== run A ==
==> flow/design.v (excerpt) <==
module FIR #
(
    parameter inbit = 11,		 
    parameter outbit = 23,		
    parameter n=32
)
(
    input rst,
    input clk,
    input wire signed [inbit-1:0] infix,
    output reg signed [outbit-1:0] outfix
);
export LEC_CHECK = 0
export ABC_AREA = 1
export CAP_MARGIN = 15
export CORE_MARGIN = 2
export CORE_UTILIZATION = 72
export CTS_CLUSTER_DIAMETER = 47
export CTS_CLUSTER_SIZE = 74
export HOLD_SLACK_MARGIN = 0.27
export SETUP_SLACK_MARGIN = -0.11
export SLEW_MARGIN = 20
create_clock -name core_clock -period 2.3 [get_ports {clk}]
run.sh (not shown) runs the stock make flow with config.mk's settings and CLKGATE_MAP_FILE=.
global routing (5_1_grt): run A exited with error
For run B, these inputs were changed with respect to run A:
- CAP_MARGIN changed from 15 to 20
- CORE_UTILIZATION changed from 72 to 40
- CTS_CLUSTER_DIAMETER removed (was 47)
- HOLD_SLACK_MARGIN removed (was 0.27)
- ABC_AREA removed (was 1)
- SETUP_SLACK_MARGIN removed (was -0.11)
- CTS_CLUSTER_SIZE removed (was 74)
- the clock period (ns, I/O delays scaled along) changed from 2.3 to 4.2
Findings:
Run B went all the way through synthesis, placement and routing and the layout is clean on timing, DRC and antenna. Area of placed instances for run B is lower than for run A. Diff run A -> run B: height of the chip climbed 24%; mean instance size in the synthesized netlist climbed about 32%; post-synthesis chip area from yosys dropped 15%. Of the two values seen for top logic cell family in the synthesized netlist, simple AND/OR/NAND/NOR gates was produced by run A and adder cells by run B.
Setup changes, run B to run C
- CTS_CLUSTER_DIAMETER newly set to 358
- ABC_AREA newly set to 1
- CORE_UTILIZATION changed from 40 to 70
- SETUP_SLACK_MARGIN newly set to 0.27
- the clock period (ns, I/O delays scaled along) changed from 4.2 to 3.5
- Going from run B to run C, power grew by more than 10%.
- In the reports for run C and run B, the smaller global-route usage over all layers belongs to run B.
- Run comparison: run C master of the slowest instance on the critical path sky130_fd_sc_hd__fa_1; run B master of the slowest instance on the critical path sky130_fd_sc_hd__fa_2
- Compared with run B, in run C via count picked up an extra about 54%; clock power picked up an extra about 8%; actual transition at the worst max-transition pin lost 0.052 ns; xor and xnor area share after synthesis lost 8.6 points; proportion of power drawn by combinational gates picked up an extra 3.7 points.
- Delta (run C minus run B): relative area change from synthesis to final layout went down by 3.2 points, number of clock buffers in the layout went down by 21%, final instance area went up by about 14%.
Here is what was changed in the inputs of run D compared with run C.
- removing CTS_CLUSTER_DIAMETER (formerly 358)
- changing SETUP_SLACK_MARGIN from 0.27 to 0.53
- setting CTS_CLUSTER_SIZE to 36 for the first time
- changing CAP_MARGIN from 20 to 0
- changing the clock period (ns, I/O delays scaled along) from 3.5 to 3.23
==> comparison <==
Complete run, failing final checks: run D, reason negative setup slack.
The lower placer's final routability congestion estimate came out of run C.
When run D is set beside run C, its final period utilization turns out to be 21 points larger.
Looking at final clock skew, run D sits 0.0090 ns below run C.
Taking run C as the reference point, the detailed-routing wirelength on met1 of run D rises by 2400 µm.
The reported combinational group power reported for run D is greater than that of run C by 17%.
Against run C, run D reports a routed length on met3 that is higher.
In run D the net switching component of the power turned out 14% higher than in run C.
The setup slack of run D is smaller than that of run C.
Static leakage came out higher on run D than on run C.
Run D ended with more area growth from synthesis to layout than run C.
Inputs modified between run D and run E:
- CTS_CLUSTER_SIZE: 36 -> unset
- CORE_UTILIZATION: 70 -> 15
- ABC_AREA: 1 -> unset
- CAP_MARGIN: 0 -> 20
- SETUP_SLACK_MARGIN: 0.53 -> unset
- the clock period (ns, I/O delays scaled along): 3.23 -> 6.45
### Flow results
Looking at the reports, run E completed the entire flow and the layout it produced met the timing, DRC and antenna checks. Higher chip area was reported by run E, not run D. From run D to run E the numbers moved as follows: share of cell area taken by muxes after synthesis climbed 0.19 points, number of fillers in the final layout shows an increase of 34553, core utilization went down 64 points. Run D reports its standard cell with the maximum stage delay on the critical path as sky130_fd_sc_hd__fa_2 while run E reports sky130_fd_sc_hd__clkdlybuf4s50_1.
--- input diff run E..run F ---
- setting CELL_PAD_IN_SITES_GLOBAL_PLACEMENT to 1 for the first time
- setting ABC_AREA to 0 for the first time
- setting CORE_ASPECT_RATIO to 1.23 for the first time
- setting CTS_CLUSTER_DIAMETER to 68 for the first time
- changing CORE_UTILIZATION from 15 to 40
- setting SETUP_SLACK_MARGIN to 0.82 for the first time
- changing SLEW_MARGIN from 20 to 30
- changing the clock period (ns, I/O delays scaled along) from 6.45 to 5.06
[summary]
- Looking at the reports, run F completed the entire flow and the layout it produced met the timing, DRC and antenna checks.
- Sort run E and run F by proportion of power drawn by the clock network desc -> top: run F
- Re clock-buffer cell count: run F is 20 up on run E.
- Run F: number of setup buffers added after CTS 9 above run E
- Relative to run E, chip area has decreased by 62% in run F.
- Compared with run E, in run F cell area decreased by 2.3% relative to the old numbers; total wirelength of the detailed-routed design moved up.
- Run F — sequential share of layout area 0.65 points higher, run E as reference
- Per the comparison of run F with run E, hold slack was more or less identical; met2 global-route usage up 37 points.

## try-delta
FIR again, from the RTL that the note above started with.
## FIR
module FIR #
(
    parameter inbit = 11,		 
    parameter outbit = 23,		
    parameter n=32
)
(
    input rst,
    input clk,
    input wire signed [inbit-1:0] infix,
    output reg signed [outbit-1:0] outfix
);
reg signed [outbit-1:0] mul [0:31];
reg signed [outbit-1:0] add [0:30];
integer  i;
wire signed [outbit-1:0] sh1,sh2,sh3,sh5;
wire signed [outbit-1:0] w0,w1,w2,w3,w4,w5,w6,w7,w8,w9,w10,w11,w12,w13,w14;  
assign sh1 = infix<<1;
assign sh2 = infix<<2;
assign sh3 = infix<<3;
assign sh5 = infix<<5;
assign w0 = infix; 
assign w1 = sh1; 
assign w2 = -infix; 
assign w3 = -sh1-infix;	 
assign w4 = sh2;  
assign w5 = sh1+infix;  
assign w6 = -sh2-infix;	 
assign w7 = -sh2-sh1;	 
assign w8 =sh2+infix;	 
assign w9 = sh3+sh2;	 
assign w10 = -sh1;		 
assign w11 = -(infix<<4) - (sh2 + sh1);	 
assign w12 = -sh3-infix;			 
assign w13 = (sh5)+(sh3+sh2)+(sh1+infix);		 
assign w14 = (infix<<6)+(sh5+sh2)+(sh1+infix);		 
always @(posedge clk) begin
    if (rst) begin
		outfix <= 0;
    end else begin 
		outfix <= mul[0] +add[0];
	end
end
always @(posedge clk) begin
    if (rst) begin
        for(i=0;i<32;i=i+1)
			mul[i] <= 0;
    end else begin 
        mul[0] <= w0;
        mul[1] <= w1;
		mul[2] <= w2;
		mul[3] <= w3;
		mul[4] <=0;
		mul[5] <= w4;
		mul[6] <= w5;
		mul[7] <= w6;
		mul[8] <= w7;
		mul[9] <= w8;
		mul[10] <= w9;
		mul[11] <= w10;
		mul[12] <= w11;
		mul[13] <= w12;
		mul[14] <= w13;
		mul[15] <= w14;
		mul[16] <= w14;
		mul[17] <= w13;
		mul[18] <= w12;
		mul[19] <= w11;
		mul[20] <= w10;
		mul[21] <= w9;
		mul[22] <= w8;
		mul[23] <= w7;
		mul[24] <= w6;
		mul[25] <= w5;
		mul[26] <= w4;
		mul[27] <= 0;
		mul[28] <= w3;
		mul[29] <= w2;
		mul[30] <= w1;
		mul[31] <= w0;
    end
end
always @(posedge clk) begin
    if (rst) begin
        for(i=0;i<31;i=i+1)
			add[i] <= 0;
    end else begin 
        add[0] <= mul[1]+add[1];
        add[1] <= mul[2]+add[2];
		add[2] <= mul[3]+add[3];
		add[3] <= add[4];
		add[4] <= mul[5]+add[5];
		add[5] <= mul[6]+add[6];
		add[6] <= mul[7]+add[7];
  ...
Settings: LEC_CHECK=0, CAP_MARGIN=20, CORE_MARGIN=2, CORE_UTILIZATION=40, SLEW_MARGIN=20; clock period 4.13 ns.
Complete run, failing final checks: try-delta, reason setup timing.
Modified inputs, try-garnet compared to try-delta
- setting CELL_PAD_IN_SITES_GLOBAL_PLACEMENT to 0 for the first time
- setting ABC_AREA to 1 for the first time
- changing CORE_UTILIZATION from 40 to 41
- setting CORE_ASPECT_RATIO to 1.85 for the first time
- changing the clock period (ns, I/O delays scaled along) from 4.13 to 4.2
[summary]
try-garnet ended with every stage complete and zero timing, DRC or antenna violations.
Global-route usage over all layers came out higher on try-garnet than on try-delta.
try-garnet vs try-delta, wire length of the first global-routing pass went up by 170000 um.
In try-garnet the total power turned out 3.0% higher than in try-delta.
try-garnet vs try-delta — non-clock buffer contribution to total cell area dropped 1.6 points.
Comparing try-delta and try-garnet, the lower count of vias placed by the detailed router was measured on try-delta.
[inputs] try-cedar vs try-garnet
- putting CTS_CLUSTER_SIZE at 74 where nothing was set
- clearing CELL_PAD_IN_SITES_GLOBAL_PLACEMENT, which used to be 0
- clearing CORE_ASPECT_RATIO, which used to be 1.85
- putting CTS_CLUSTER_DIAMETER at 395 where nothing was set
- putting SETUP_SLACK_MARGIN at -0.02 where nothing was set
- swapping 20 for 15 in CAP_MARGIN
- putting HOLD_SLACK_MARGIN at 0.27 where nothing was set
- swapping 41 for 72 in CORE_UTILIZATION
- swapping 4.2 for 2.3 in the clock period (ns, I/O delays scaled along)
Results
Reported for try-garnet and try-cedar, synthesized cell count turned out identical to the last digit.
The chip footprint in try-garnet is 1.7 times that in try-cedar.
try-cedar got as far as 5_1_grt, where a tool error ended the run.
Note that the standard-cell row count recorded for try-garnet amounts to 1.8 times the value seen in try-cedar.
Modified inputs, try-violet compared to try-cedar
- CORE_UTILIZATION changed from 72 to 68
- CAP_MARGIN changed from 15 to 20
- HOLD_SLACK_MARGIN removed (was 0.27)
- SETUP_SLACK_MARGIN removed (was -0.02)
- ABC_AREA removed (was 1)
- CTS_CLUSTER_DIAMETER changed from 395 to 358
- CTS_CLUSTER_SIZE removed (was 74)
- the clock period (ns, I/O delays scaled along) changed from 2.3 to 3.5
Results
- The flow ran to completion for all of try-cedar and try-violet but try-cedar, which stopped partway.
- Status: try-cedar FAILED at 5_1_grt (tool error)
- In try-violet the implementation completed, yet the final layout does not meet the checks, the culprit being setup timing.
- Going from try-cedar to try-violet, final estimated routing congestion in global placement now smaller; maximum level of the CTS H-tree now larger; post-placement cell count now smaller.
Power is estimated from default activity; no workload was simulated.
